==> v6 <==
// router_extended
module router_extended #(
  parameter B2_LAT_BIN  = 1, B2_LAT_DEC  = 8, B2_LAT_DUO  = 6,
  parameter B10_LAT_DEC = 1, B10_LAT_BIN = 6, B10_LAT_DUO = 6,
  parameter B12_LAT_DUO = 1, B12_LAT_BIN = 6, B12_LAT_DEC = 8
)(
  input  wire        clk,
  input  wire        rst,
  input  wire        start,
  input  wire [2:0]  cond_sel,
  input  wire [3:0]  opcode,
  input  wire [15:0] op_a,
  input  wire [15:0] op_b,
  output reg         busy,
  output reg         done,
  output reg  [31:0] result
);
  localparam [1:0] ROUTE_SENTINEL = 2'd3;
  wire [1:0] forced_target = (cond_sel <= 3'd2) ? cond_sel[1:0] : ROUTE_SENTINEL;
  wire [1:0] full_router_target =
      (opcode <= 4'd2)   ? 2'd0 :
      (opcode <= 4'd5) ? 2'd1 :
                                  2'd2;
  localparam [1:0] DUO_FALLBACK_TARGET = (B10_LAT_DUO <= B2_LAT_DUO) ? 2'd1 : 2'd0;
  wire [1:0] router_210_target =
      (opcode <= 4'd2)   ? 2'd0 :
      (opcode <= 4'd5) ? 2'd1 :
                                  DUO_FALLBACK_TARGET;
  wire [1:0] routed_target =
      (forced_target != ROUTE_SENTINEL) ? forced_target :
      (cond_sel == 3'd3) ? full_router_target :
      (cond_sel == 3'd4) ? router_210_target :
                           full_router_target;  
  reg  start_b2, start_b10, start_b12;
  wire busy_b2, done_b2;   wire [31:0] res_b2;
  wire busy_b10, done_b10; wire [31:0] res_b10;
  wire busy_b12, done_b12; wire [31:0] res_b12;
  base2_alu #(.LAT_BIN(B2_LAT_BIN), .LAT_DEC(B2_LAT_DEC), .LAT_DUO(B2_LAT_DUO)) u_b2(
    .clk(clk), .rst(rst), .start(start_b2), .opcode(opcode), .a(op_a), .b(op_b),
    .busy(busy_b2), .done(done_b2), .result(res_b2)
  );
  base10_alu #(.LAT_DEC(B10_LAT_DEC), .LAT_BIN(B10_LAT_BIN), .LAT_DUO(B10_LAT_DUO)) u_b10(
  ...
Settings: LEC_CHECK=0, ABC_AREA=1, CAP_MARGIN=20, CELL_PAD_IN_SITES_GLOBAL_PLACEMENT=3, CORE_ASPECT_RATIO=1.81, CORE_MARGIN=2, CORE_UTILIZATION=34, CTS_CLUSTER_DIAMETER=255, CTS_CLUSTER_SIZE=74, GPL_ROUTABILITY_DRIVEN=0, MIN_ROUTING_LAYER=met1, PLACE_DENSITY=0.9, SETUP_SLACK_MARGIN=-0.0, SLEW_MARGIN=40; clock period 5.55 ns.
run.sh (not shown) runs the stock make flow with config.mk's settings and CLKGATE_MAP_FILE=.
==> v19: changes against v6 <==
ABC_AREA = not set   (was 1)
CELL_PAD_IN_SITES_GLOBAL_PLACEMENT = not set   (was 3)
CORE_ASPECT_RATIO = 1.68   (was 1.81)
CORE_UTILIZATION = 70   (was 34)
CTS_CLUSTER_DIAMETER = not set   (was 255)
CTS_CLUSTER_SIZE = not set   (was 74)
HOLD_SLACK_MARGIN = 0.2   (was not set)
MAX_ROUTING_LAYER = met4   (was not set)
MIN_ROUTING_LAYER = not set   (was met1)
PLACE_DENSITY = 0.37   (was 0.9)
SETUP_SLACK_MARGIN = not set   (was -0.0)
SLEW_MARGIN = 10   (was 40)
==> flow/constraint.sdc (replaced) <==
create_clock -name core_clock -period 10.0 [get_ports {clk}]
set_input_delay 2.0000 -clock core_clock [delete_from_list [all_inputs] [get_ports {clk}]]
set_output_delay 2.0000 -clock core_clock [all_outputs]
set_load 0.01 [all_outputs]
==> v27: changes against v6 <==
ABC_AREA = not set   (was 1)
CELL_PAD_IN_SITES_GLOBAL_PLACEMENT = not set   (was 3)
CORE_ASPECT_RATIO = not set   (was 1.81)
CORE_UTILIZATION = 68   (was 34)
CTS_CLUSTER_DIAMETER = 283   (was 255)
CTS_CLUSTER_SIZE = 96   (was 74)
GPL_ROUTABILITY_DRIVEN = not set   (was 0)
MIN_ROUTING_LAYER = not set   (was met1)
PLACE_DENSITY = 0.42   (was 0.9)
SETUP_SLACK_MARGIN = not set   (was -0.0)
SLEW_MARGIN = 20   (was 40)
==> flow/constraint.sdc (replaced) <==
create_clock -name core_clock -period 8.35 [get_ports {clk}]
set_input_delay 1.6700 -clock core_clock [delete_from_list [all_inputs] [get_ports {clk}]]
set_output_delay 1.6700 -clock core_clock [all_outputs]
set_load 0.01 [all_outputs]
==> results <==
- In v27 the clock power is smaller than in v6, by about 40%.
- The highest final area belongs to v6, the lowest to v19.
- v6 ran to the end with violations: setup timing. v27 produced a clean layout. v19 finished clean.
- Sequential cell count is the same in v6 and v27.
- First-iteration DRC count, highest first: v27, v19, v6.
- In v27 the power is lower than in v6, by 64%.
- Between v19 and v6, the lower global-route usage is in v6 (gap 16 points).
- Worst hold slack: v19 is lower than v6 (0.011 ns).
- Clock-buffer cell count: v6 > v19 > v27.
==> figures <==
| item | v6 | v27 | v19 |
|---|---|---|---|
| Result of the run | failed layout checks | no timing/DRC/antenna violations | no timing/DRC/antenna violations |
| Layout check failures | setup timing | - | - |
| Finished Core Util | 45.9% | 76.9% | 76.9% |
| Proportion of netlist area held by the largest area contributor | 18.8% | 20.4% | 20.4% |
| Post-synthesis cell area | 0.0210 sq mm | 0.0194 sq mm | 0.0194 sq mm |
| Combinational group power | 16500 uW | 5190 uW | 4070 uW |
| Sequential-cell power consumption | 1230 uW | 814 uW | 680 uW |
| Stages on worst setup path | 26 | 23 | 23 |
| DP HPWL | 67900 um | 45600 um | 45600 um |
| Post-layout nets | 3944 | 2890 | 2847 |
| Internal Dissipation | 9570 uW | 3360 uW | 2710 uW |
| Switching Share | 49.9% | 50.7% | 50.2% |
| Met2 track demand over resource | 51.7% | 62.5% | 72.1% |
| Total Power | 19100 uW | 6810 uW | 5440 uW |
| Wire length per cell | 19.3 um | 20.4 um | 20.8 um |
| Non-clock buffer share | 14.6% | 6.72% | 5.10% |
| Mux contribution to synthesized area | 0% | 2.50% | 2.50% |
| Distinct cell type count of the synthesized netlist | 47 | 80 | 80 |
| Crit path DAT | 6.42 ns | 8.45 ns | 9.10 ns |


==> inputs of exp/umber <==
==> flow/design.v <==
`timescale 1ns/1ps
module base2_alu #(
  parameter LAT_BIN = 1,   
  parameter LAT_DEC = 8,   
  parameter LAT_DUO = 6    
)(
  input  wire        clk,
  input  wire        rst,
  input  wire        start,
  input  wire [3:0]  opcode,
  input  wire [15:0] a,
  input  wire [15:0] b,
  output reg         busy,
  output reg         done,
  output reg  [31:0] result
);
  reg [7:0] countdown;
  wire [7:0] lat_sel =
      (opcode <= 4'd2) ? LAT_BIN :
      ((opcode <= 4'd5) ? LAT_DEC : LAT_DUO);
  wire [31:0] res_bin =
      (opcode==4'd0)   ? (a + b) :
      (opcode==4'd1)   ? (a - b) :
      (opcode==4'd2)   ? (a * b) :
      (opcode==4'd3)   ? (a + b) :
      (opcode==4'd4)   ? (a - b) :
      (opcode==4'd5) ? (a * 16'd10) :
      (opcode==4'd6) ? (a + b) :
      (opcode==4'd7) ? (a - b) :
      (opcode==4'd8)  ? (a * 16'd3) : 32'd0;
  always @(posedge clk) begin
    if (rst) begin
      busy <= 1'b0; done <= 1'b0; countdown <= 8'd0; result <= 32'd0;
    end else begin
      done <= 1'b0;
      if (start && !busy) begin
        busy      <= 1'b1;
        countdown <= (lat_sel==0) ? 1 : lat_sel;
      end else if (busy) begin
        if (countdown > 8'd1) begin
          countdown <= countdown - 8'd1;
        end else begin
          busy   <= 1'b0;
          done   <= 1'b1;
          result <= res_bin;
        end
      end
    end
  end
endmodule
`timescale 1ns/1ps
module base10_alu #(
  parameter LAT_DEC = 1,   
  parameter LAT_BIN = 6,   
  parameter LAT_DUO = 6    
)(
  input  wire        clk,
  input  wire        rst,
  input  wire        start,
  input  wire [3:0]  opcode,
  input  wire [15:0] a,
  input  wire [15:0] b,
  output reg         busy,
  output reg         done,
  output reg  [31:0] result
);
  reg [7:0] countdown;
  wire [7:0] lat_sel =
      ((opcode>=4'd3) && (opcode<=4'd5)) ? LAT_DEC :
      ((opcode<=4'd2) ? LAT_BIN : LAT_DUO);
  wire [31:0] res_bin =
      (opcode==4'd0)   ? (a + b) :
      (opcode==4'd1)   ? (a - b) :
      (opcode==4'd2)   ? (a * b) :
      (opcode==4'd3)   ? (a + b) :
      (opcode==4'd4)   ? (a - b) :
      (opcode==4'd5) ? (a * 16'd10) :
      (opcode==4'd6) ? (a + b) :
      (opcode==4'd7) ? (a - b) :
      (opcode==4'd8)  ? (a * 16'd3) : 32'd0;
  always @(posedge clk) begin
    if (rst) begin
      busy <= 1'b0; done <= 1'b0; countdown <= 8'd0; result <= 32'd0;
    end else begin
      done <= 1'b0;
      if (start && !busy) begin
        busy      <= 1'b1;
        countdown <= (lat_sel==0) ? 1 : lat_sel;
      end else if (busy) begin
        if (countdown > 8'd1) begin
          countdown <= countdown - 8'd1;
        end else begin
          busy   <= 1'b0;
          done   <= 1'b1;
          result <= res_bin;
        end
      end
    end
  end
endmodule
`timescale 1ns/1ps
module base12_alu #(
  parameter LAT_DUO = 1,   
  parameter LAT_BIN = 6,   
  parameter LAT_DEC = 8    
)(
  input  wire        clk,
  input  wire        rst,
  input  wire        start,
  input  wire [3:0]  opcode,
  input  wire [15:0] a,
  input  wire [15:0] b,
  output reg         busy,
  output reg         done,
  output reg  [31:0] result
);
  reg [7:0] countdown;
  wire [7:0] lat_sel =
      ((opcode>=4'd6) && (opcode<=4'd8)) ? LAT_DUO :
      ((opcode<=4'd2) ? LAT_BIN : LAT_DEC);
  wire [31:0] res_bin =
      (opcode==4'd0)   ? (a + b) :
      (opcode==4'd1)   ? (a - b) :
      (opcode==4'd2)   ? (a * b) :
      (opcode==4'd3)   ? (a + b) :
      (opcode==4'd4)   ? (a - b) :
      (opcode==4'd5) ? (a * 16'd10) :
      (opcode==4'd6) ? (a + b) :
      (opcode==4'd7) ? (a - b) :
      (opcode==4'd8)  ? (a * 16'd3) : 32'd0;
  always @(posedge clk) begin
    if (rst) begin
      busy <= 1'b0; done <= 1'b0; countdown <= 8'd0; result <= 32'd0;
    end else begin
      done <= 1'b0;
      if (start && !busy) begin
        busy      <= 1'b1;
        countdown <= (lat_sel==0) ? 1 : lat_sel;
      end else if (busy) begin
        if (countdown > 8'd1) begin
          countdown <= countdown - 8'd1;
        end else begin
          busy   <= 1'b0;
          done   <= 1'b1;
          result <= res_bin;
        end
      end
    end
  end
endmodule
`timescale 1ns/1ps
module router_extended #(
  parameter B2_LAT_BIN  = 1, B2_LAT_DEC  = 8, B2_LAT_DUO  = 6,
  parameter B10_LAT_DEC = 1, B10_LAT_BIN = 6, B10_LAT_DUO = 6,
  parameter B12_LAT_DUO = 1, B12_LAT_BIN = 6, B12_LAT_DEC = 8
)(
  input  wire        clk,
  input  wire        rst,
  input  wire        start,
  input  wire [2:0]  cond_sel,
  input  wire [3:0]  opcode,
  input  wire [15:0] op_a,
  input  wire [15:0] op_b,
  output reg         busy,
  output reg         done,
  output reg  [31:0] result
);
  localparam [1:0] ROUTE_SENTINEL = 2'd3;
  wire [1:0] forced_target = (cond_sel <= 3'd2) ? cond_sel[1:0] : ROUTE_SENTINEL;
  wire [1:0] full_router_target =
      (opcode <= 4'd2)   ? 2'd0 :
      (opcode <= 4'd5) ? 2'd1 :
                                  2'd2;
  localparam [1:0] DUO_FALLBACK_TARGET = (B10_LAT_DUO <= B2_LAT_DUO) ? 2'd1 : 2'd0;
  wire [1:0] router_210_target =
      (opcode <= 4'd2)   ? 2'd0 :
      (opcode <= 4'd5) ? 2'd1 :
                                  DUO_FALLBACK_TARGET;
  wire [1:0] routed_target =
      (forced_target != ROUTE_SENTINEL) ? forced_target :
      (cond_sel == 3'd3) ? full_router_target :
      (cond_sel == 3'd4) ? router_210_target :
                           full_router_target;  
  reg  start_b2, start_b10, start_b12;
  wire busy_b2, done_b2;   wire [31:0] res_b2;
  wire busy_b10, done_b10; wire [31:0] res_b10;
  wire busy_b12, done_b12; wire [31:0] res_b12;
  base2_alu #(.LAT_BIN(B2_LAT_BIN), .LAT_DEC(B2_LAT_DEC), .LAT_DUO(B2_LAT_DUO)) u_b2(
    .clk(clk), .rst(rst), .start(start_b2), .opcode(opcode), .a(op_a), .b(op_b),
    .busy(busy_b2), .done(done_b2), .result(res_b2)
  );
  base10_alu #(.LAT_DEC(B10_LAT_DEC), .LAT_BIN(B10_LAT_BIN), .LAT_DUO(B10_LAT_DUO)) u_b10(
    .clk(clk), .rst(rst), .start(start_b10), .opcode(opcode), .a(op_a), .b(op_b),
    .busy(busy_b10), .done(done_b10), .result(res_b10)
  );
  base12_alu #(.LAT_DUO(B12_LAT_DUO), .LAT_BIN(B12_LAT_BIN), .LAT_DEC(B12_LAT_DEC)) u_b12(
    .clk(clk), .rst(rst), .start(start_b12), .opcode(opcode), .a(op_a), .b(op_b),
    .busy(busy_b12), .done(done_b12), .result(res_b12)
  );
  localparam S_IDLE=0, S_WAIT=1;
  reg [0:0] st;
  always @(posedge clk) begin
    if (rst) begin
      st <= S_IDLE; busy <= 1'b0; done <= 1'b0;
      start_b2 <= 1'b0; start_b10 <= 1'b0; start_b12 <= 1'b0;
      result <= 32'd0;
    end else begin
      done <= 1'b0;
      start_b2 <= 1'b0; start_b10 <= 1'b0; start_b12 <= 1'b0;
      case (st)
        S_IDLE: begin
          if (start) begin
            busy <= 1'b1;
            if (routed_target==2'd0) start_b2  <= 1'b1;
            if (routed_target==2'd1) start_b10 <= 1'b1;
            if (routed_target==2'd2) start_b12 <= 1'b1;
            st <= S_WAIT;
          end
        end
        S_WAIT: begin
          if ( (routed_target==2'd0 && done_b2) ||
               (routed_target==2'd1 && done_b10) ||
               (routed_target==2'd2 && done_b12) ) begin
            result <= (routed_target==2'd0) ? res_b2 :
                      (routed_target==2'd1) ? res_b10 :
                                              res_b12;
            done   <= 1'b1;
            busy   <= 1'b0;
            st     <= S_IDLE;
          end
        end
      endcase
    end
  end
endmodule
==> flow/run.sh <==
#!/bin/bash
# the make line also repeats each setting of config.mk as NAME=value (left out here)
make -C /OpenROAD-flow-scripts/flow DESIGN_CONFIG=/design/flow/config.mk WORK_HOME=/design/flow/orfs CLKGATE_MAP_FILE= finish
==> flow/config.mk <==
export PLATFORM = sky130hd
export DESIGN_NAME = router_extended
export DESIGN_NICKNAME = router_extended
export VERILOG_FILES = /design/flow/design.v
export SDC_FILE = /design/flow/constraint.sdc
export NUM_CORES = 4
export LEC_CHECK = 0
export CAP_MARGIN = 20
export CELL_PAD_IN_SITES_GLOBAL_PLACEMENT = 0
export CORE_ASPECT_RATIO = 0.72
export CORE_MARGIN = 2
export CORE_UTILIZATION = 72
export CTS_CLUSTER_DIAMETER = 255
export CTS_CLUSTER_SIZE = 21
export GPL_ROUTABILITY_DRIVEN = 1
export MIN_ROUTING_LAYER = met1
export PLACE_DENSITY_LB_ADDON = 0.1
export SETUP_SLACK_MARGIN = -0.0
export SLEW_MARGIN = 40
==> flow/constraint.sdc <==
create_clock -name core_clock -period 6.61 [get_ports {clk}]
set_input_delay 1.3220 -clock core_clock [delete_from_list [all_inputs] [get_ports {clk}]]
set_output_delay 1.3220 -clock core_clock [all_outputs]
set_load 0.01 [all_outputs]
==> inputs of exp/garnet, as changes to exp/umber <==
--- a/flow/config.mk
+++ b/flow/config.mk
@@ -9,9 +9,9 @@
 export CELL_PAD_IN_SITES_GLOBAL_PLACEMENT = 0
 export CORE_ASPECT_RATIO = 0.72
 export CORE_MARGIN = 2
-export CORE_UTILIZATION = 72
+export CORE_UTILIZATION = 70
 export CTS_CLUSTER_DIAMETER = 255
-export CTS_CLUSTER_SIZE = 21
+export CTS_CLUSTER_SIZE = 15
 export GPL_ROUTABILITY_DRIVEN = 1
 export MIN_ROUTING_LAYER = met1
 export PLACE_DENSITY_LB_ADDON = 0.1
==> flow/constraint.sdc (replaced) <==
create_clock -name core_clock -period 6.71 [get_ports {clk}]
set_input_delay 1.3420 -clock core_clock [delete_from_list [all_inputs] [get_ports {clk}]]
set_output_delay 1.3420 -clock core_clock [all_outputs]
set_load 0.01 [all_outputs]
==> impl_metrics.toml <==
# flow metrics
[status]
outcome = "aborted with a tool error"
stop_stage = "global routing (5_1_grt)"
tool.error = "[ERROR GRT-0232] Routing congestion too high. Check the congestion heatmap in the GUI."

[floorplan]
die_w_um = 198
die_h_um = 143
core_util_floorplan = 0.726

[placement]
placed_cells = 2920
gp_congestion = 0.973
dp_hpwl_um = 52300
The numbers above come from exp/umber.

==> impl_metrics.toml <==
# synthesis and place-and-route metrics
[placement]
placed_cells = 2941
dp_hpwl_um = 51100
gp_congestion = 1.03

[floorplan]
die_w_um = 200
die_h_um = 145

[status]
outcome = "complete, but fails checks"
violations = "negative setup slack"

[timing]
setup_ws_ns = -0.734
setup_viol = 54
The numbers above come from exp/garnet.

Power and IR drop assume default switching activity.
